## run 1
==> flow/design.v (excerpt) <==
module non_restoring_divider #(
    parameter DATA_WIDTH = 32
) (
    input  logic                    clk_i,
    input  logic                    clk_en_i,
    input  logic                    rst_n_i,
    input  logic [DATA_WIDTH - 1:0] dividend_i,
    input  logic [DATA_WIDTH - 1:0] divisor_i,
    input  logic                    data_valid_i,
    output logic [DATA_WIDTH - 1:0] quotient_o,
    output logic [DATA_WIDTH - 1:0] remainder_o,
    output logic                    divide_by_zero_o,
    output logic                    data_valid_o,
    output logic                    idle_o
);
Size in the first run: ~930 cells after synthesis, ~110 flip-flops, ~140 I/O pins, ~8700 sq um of cells after synthesis.
export LEC_CHECK = 0
export CAP_MARGIN = 0
export CELL_PAD_IN_SITES_DETAIL_PLACEMENT = 2
export CELL_PAD_IN_SITES_GLOBAL_PLACEMENT = 0
export CORE_ASPECT_RATIO = 1.06
export CORE_MARGIN = 10
export CORE_UTILIZATION = 36
export CTS_CLUSTER_DIAMETER = 239
export GPL_TIMING_DRIVEN = 0
export SLEW_MARGIN = 5
export TNS_END_PERCENT = 10
create_clock -name core_clock -period 8.88 [get_ports {clk_i}]
run.sh (not shown) runs the stock make flow with config.mk's settings and CLKGATE_MAP_FILE=.
Input changes introduced in run 2 (baseline for comparison: run 1):
# run 1
export LEC_CHECK = 0
export CAP_MARGIN = 0
export CELL_PAD_IN_SITES_DETAIL_PLACEMENT = 2
export CELL_PAD_IN_SITES_GLOBAL_PLACEMENT = 0
export CORE_ASPECT_RATIO = 1.06
export CORE_MARGIN = 10
export CORE_UTILIZATION = 36
export CTS_CLUSTER_DIAMETER = 239
export GPL_TIMING_DRIVEN = 0
export SLEW_MARGIN = 5
export TNS_END_PERCENT = 10
create_clock -name core_clock -period 8.88 [get_ports {clk_i}]
# run 2
export LEC_CHECK = 0
export CAP_MARGIN = 20
export CORE_MARGIN = 2
export CORE_UTILIZATION = 40
export SLEW_MARGIN = 20
create_clock -name core_clock -period 6.0 [get_ports {clk_i}]
## What came out
- Diff run 1..run 2 | yosys-reported design area after synthesis | unchanged
- Sequential share of layout area (lower): run 1
- The layout buffer count excluding clock buffers of run 2 is lower than that of run 1.
- met5 as the uppermost layer routed was reported by run 2, and met4 by run 1.
- Compared with run 1, run 2 is the more power-hungry design.
Edits applied to the flow inputs when going from run 2 to run 3:
# run 2
export LEC_CHECK = 0
export CAP_MARGIN = 20
export CORE_MARGIN = 2
export CORE_UTILIZATION = 40
export SLEW_MARGIN = 20
create_clock -name core_clock -period 6.0 [get_ports {clk_i}]
# run 3
export LEC_CHECK = 0
export CAP_MARGIN = 20
export CORE_MARGIN = 2
export CORE_UTILIZATION = 58
export SLEW_MARGIN = 20
create_clock -name core_clock -period 3.82 [get_ports {clk_i}]
Results
- What the final checks of run 3 revealed, after a flow that finished every stage, was a layout that fails on setup timing.
- Layout clock buffer count: run 3 vs run 2 identical
- The hold slack reported for run 3 is greater than that of run 2 by 66 ps.
- Run 2 → run 3: total power density per cell area now larger, adder and majority gate portion of the synthesized area closely matched the old numbers.
- Per the comparison of run 3 with run 2, overall power consumption +97%; longest individual stage delay on the worst path saw a decrease; fraction of cell area in non-clock buffers higher.
- Design area: run 3 > run 2
- Run 3 vs run 2 — total of plain and repair buffers excluding clock buffers rose about 170%.
## Diff of input files: run 4 against run 3
# run 3
export LEC_CHECK = 0
export CAP_MARGIN = 20
export CORE_MARGIN = 2
export CORE_UTILIZATION = 58
export SLEW_MARGIN = 20
create_clock -name core_clock -period 3.82 [get_ports {clk_i}]
# run 4
export LEC_CHECK = 0
export CAP_MARGIN = 20
export CELL_PAD_IN_SITES_DETAIL_PLACEMENT = 2
export CORE_MARGIN = 2
export CORE_UTILIZATION = 64
export SLEW_MARGIN = 20
create_clock -name core_clock -period 6.0 [get_ports {clk_i}]
### Flow results
FAIL run 4 @ 3_5_place_dp: tool exited with error. Comparing run 4 and run 3, the higher die size was measured on run 3. Core utilization at floorplan for run 4: 6.1 points up relative to run 3. Average footprint of a synthesized cell: run 3 vs run 4 identical.
Power and IR drop assume default switching activity.
